==> 12-25 <==
==> flow/design.v <==
module APB_MASTER(PCLK,PRESETn,PREADY,ST,WEN,APB_WADRS,APB_RADRS,APB_WDATA,PRDATA,PSEL,PLSVERR,PENABLE,PWRITE,PADDR,PWDATA,APB_RDATA_OUT);
input ST,WEN;
input [8:0] APB_WADRS,APB_RADRS;
input [7:0] APB_WDATA;
output [7:0] APB_RDATA_OUT;
input PCLK,PRESETn,PREADY;
input [7:0] PRDATA;
output reg PSEL,PLSVERR;
output reg PENABLE,PWRITE;
output reg [8:0] PADDR;
output reg [7:0] PWDATA;
reg [1:0] PS,NS;
localparam  IDLE=2'b00,
            SETUP=2'b01,
            ACCESS=2'b10;
reg setup_error;
reg invalid_setup_error;
reg [7:0] rdata;
assign APB_RDATA_OUT = rdata;
always @(posedge PCLK)
begin
    if(!PRESETn)
        PS<=IDLE;
    else
        PS<=NS;
end
always @(*)
begin
    case(PS)
        IDLE:
        begin
            if(ST)
            begin
                NS=SETUP;
            end
            else
            begin
                NS=IDLE;
            end
        end
        SETUP:
        begin
            NS=ACCESS;
        end
        ACCESS:
        begin
            if(!PREADY)
                NS=ACCESS;
            else
            begin
                if(ST)
                    NS=SETUP;
                else
                    NS=IDLE;
            end
        end
        default:NS=IDLE;
    endcase
end
always @(posedge PCLK)
begin
    if(!PRESETn)
    begin
        PSEL     <= 0;
        PENABLE  <= 0;
        PWRITE   <= 0;
        PADDR    <= 0;
        PWDATA   <= 0;
    end
    else
    case(NS)
        IDLE:
        begin
            PSEL     <= 0;
            PENABLE  <= 0;
            PWRITE   <= 0;
            PADDR    <= 0;
            PWDATA   <= 0;
        end
        SETUP:
        begin
            PSEL    <= 1;
            PENABLE <= 0;
            PWRITE  <= WEN;
            PADDR   <= WEN ? APB_WADRS : APB_RADRS;
            PWDATA  <= APB_WDATA;
        end
        ACCESS:
        begin
            PSEL    <= 1;
            PENABLE <= 1;
        end
        default:
        begin
            PSEL     <= 0;
            PENABLE  <= 0;
            PWRITE   <= 0;
            PADDR    <= 0;
            PWDATA   <= 0;
        end
    endcase
end
always @(posedge PCLK)
begin
    if(!PRESETn)
        rdata <= 0;
    else if (PS == ACCESS && !PWRITE && PREADY)
        rdata <= PRDATA;
end
always @(*)
begin
    if (PADDR > 9'h03F)
        setup_error = 1'b1;
    else
        setup_error = 1'b0;
    invalid_setup_error = setup_error;
end
always @(posedge PCLK)
begin
    if(!PRESETn)
        PLSVERR <= 0;
    else
        PLSVERR <= invalid_setup_error;
end
endmodule
module APB_SLAVE(
 input PCLK,PRESETn,
 input PSEL,PENABLE,PWRITE,
 input [7:0]PADDR,PWDATA,
 output [7:0]PRDATA,
 output reg PREADY );
reg [7:0] mem [0:63];
assign PRDATA = (PADDR < 8'd64) ? mem[PADDR[5:0]] : 8'h00;
always @(*)
begin
 if(!PRESETn)
      PREADY = 0;
 else if(PSEL && PENABLE)
      PREADY = 1;
 else
      PREADY = 0;
end
always @(posedge PCLK)
begin
 if(PREADY && PWRITE && (PADDR < 8'd64))
      mem[PADDR[5:0]] <= PWDATA;
end
endmodule
module APB_TOP(
    input PCLK, PRESETn,
    input ST, WEN,
    input [8:0] APB_WADRS, APB_RADRS,
    input [7:0] APB_WDATA,
    output [7:0] APB_RDATA_OUT,
    output PSLVERR
);
    wire PSEL, PENABLE, PWRITE, PREADY;
    wire [8:0] PADDR;
    wire [7:0] PWDATA, PRDATA;
    APB_MASTER MASTER_INST (
        .PCLK(PCLK),
        .PRESETn(PRESETn),
        .PREADY(PREADY),
        .ST(ST),
        .WEN(WEN),
        .APB_WADRS(APB_WADRS),
        .APB_RADRS(APB_RADRS),
        .APB_WDATA(APB_WDATA),
        .PRDATA(PRDATA),
        .PSEL(PSEL),
        .PLSVERR(PSLVERR),
        .PENABLE(PENABLE),
        .PWRITE(PWRITE),
        .PADDR(PADDR),
        .PWDATA(PWDATA),
        .APB_RDATA_OUT(APB_RDATA_OUT)
    );
    APB_SLAVE SLAVE_INST (
        .PCLK(PCLK),
        .PRESETn(PRESETn),
        .PSEL(PSEL),
        .PENABLE(PENABLE),
        .PWRITE(PWRITE),
        .PADDR(PADDR[7:0]),  
        .PWDATA(PWDATA),
        .PRDATA(PRDATA),
        .PREADY(PREADY)
    );
endmodule
==> flow/run.sh <==
#!/bin/bash
# the make line also repeats each setting of config.mk as NAME=value (left out here)
make -C /OpenROAD-flow-scripts/flow DESIGN_CONFIG=/design/flow/config.mk WORK_HOME=/design/flow/orfs CLKGATE_MAP_FILE= finish
==> flow/config.mk <==
export PLATFORM = sky130hd
export DESIGN_NAME = APB_TOP
export DESIGN_NICKNAME = APB_TOP
export VERILOG_FILES = /design/flow/design.v
export SDC_FILE = /design/flow/constraint.sdc
export NUM_CORES = 4
export LEC_CHECK = 0
export ABC_AREA = 1
export CAP_MARGIN = 20
export CORE_MARGIN = 2
export CORE_UTILIZATION = 72
export SETUP_SLACK_MARGIN = 0.39
export SLEW_MARGIN = 20
==> flow/constraint.sdc <==
create_clock -name core_clock -period 1.95 [get_ports {PCLK}]
set_input_delay 0.3900 -clock core_clock [delete_from_list [all_inputs] [get_ports {PCLK}]]
set_output_delay 0.3900 -clock core_clock [all_outputs]
set_load 0.01 [all_outputs]
==> inputs of 06-14, as changes to 12-25 <==
==> flow/config.mk (replaced) <==
export PLATFORM = sky130hd
export DESIGN_NAME = APB_TOP
export DESIGN_NICKNAME = APB_TOP
export VERILOG_FILES = /design/flow/design.v
export SDC_FILE = /design/flow/constraint.sdc
export NUM_CORES = 4
export LEC_CHECK = 0
export CAP_MARGIN = 20
export CORE_MARGIN = 2
export CORE_UTILIZATION = 70
export CTS_CLUSTER_SIZE = 40
export HOLD_SLACK_MARGIN = -0.1
export SETUP_SLACK_MARGIN = 0.59
export SLEW_MARGIN = 20
==> flow/constraint.sdc (replaced) <==
create_clock -name core_clock -period 2.07 [get_ports {PCLK}]
set_input_delay 0.4140 -clock core_clock [delete_from_list [all_inputs] [get_ports {PCLK}]]
set_output_delay 0.4140 -clock core_clock [all_outputs]
set_load 0.01 [all_outputs]
==> inputs of 03-23, as changes to 12-25 <==
==> flow/config.mk (replaced) <==
export PLATFORM = sky130hd
export DESIGN_NAME = APB_TOP
export DESIGN_NICKNAME = APB_TOP
export VERILOG_FILES = /design/flow/design.v
export SDC_FILE = /design/flow/constraint.sdc
export NUM_CORES = 4
export LEC_CHECK = 0
export CAP_MARGIN = 20
export CORE_MARGIN = 2
export CORE_UTILIZATION = 40
export SETUP_SLACK_MARGIN = 1.0
export SLEW_MARGIN = 20
==> flow/constraint.sdc (replaced) <==
create_clock -name core_clock -period 2.47 [get_ports {PCLK}]
set_input_delay 0.4940 -clock core_clock [delete_from_list [all_inputs] [get_ports {PCLK}]]
set_output_delay 0.4940 -clock core_clock [all_outputs]
set_load 0.01 [all_outputs]
==> results <==
| item | 12-25 | 03-23 | 06-14 |
|---|---|---|---|
| Result of the run | finished with violations | finished with violations | finished with violations |
| Layout check failures | setup timing | setup timing | setup timing |
| Highest fanout seen on the critical path | 25 | 6 | 11 |
| Adder Share, Synth | 0.112% | 0.118% | 0.118% |
| Utilization of the core after routing | 92.7% | 50.8% | 87.4% |
| Combinational logic power | 1680 µW | 803 µW | 961 µW |
| Post-layout worst setup margin | -0.359 ns | -0.0129 ns | -0.417 ns |
| Core area | 30600 µm² | 52600 µm² | 29800 µm² |
| Tally of filler cells in the layout | 903 | 4174 | 1108 |
| Cell count after placement | 2427 | 1864 | 1584 |
| Internal power consumption | 19200 µW | 15200 µW | 17600 µW |
| Final setup violation count | 12 | 3 | 129 |
| Arrival @ worst endpoint | 2.78 ns | 2.99 ns | 2.94 ns |
| Critical path's most frequent cell | sky130_fd_sc_hd__nand2_1 | - | sky130_fd_sc_hd__mux4_2 |
No activity file was given, so power comes from the tool's default toggle rates.
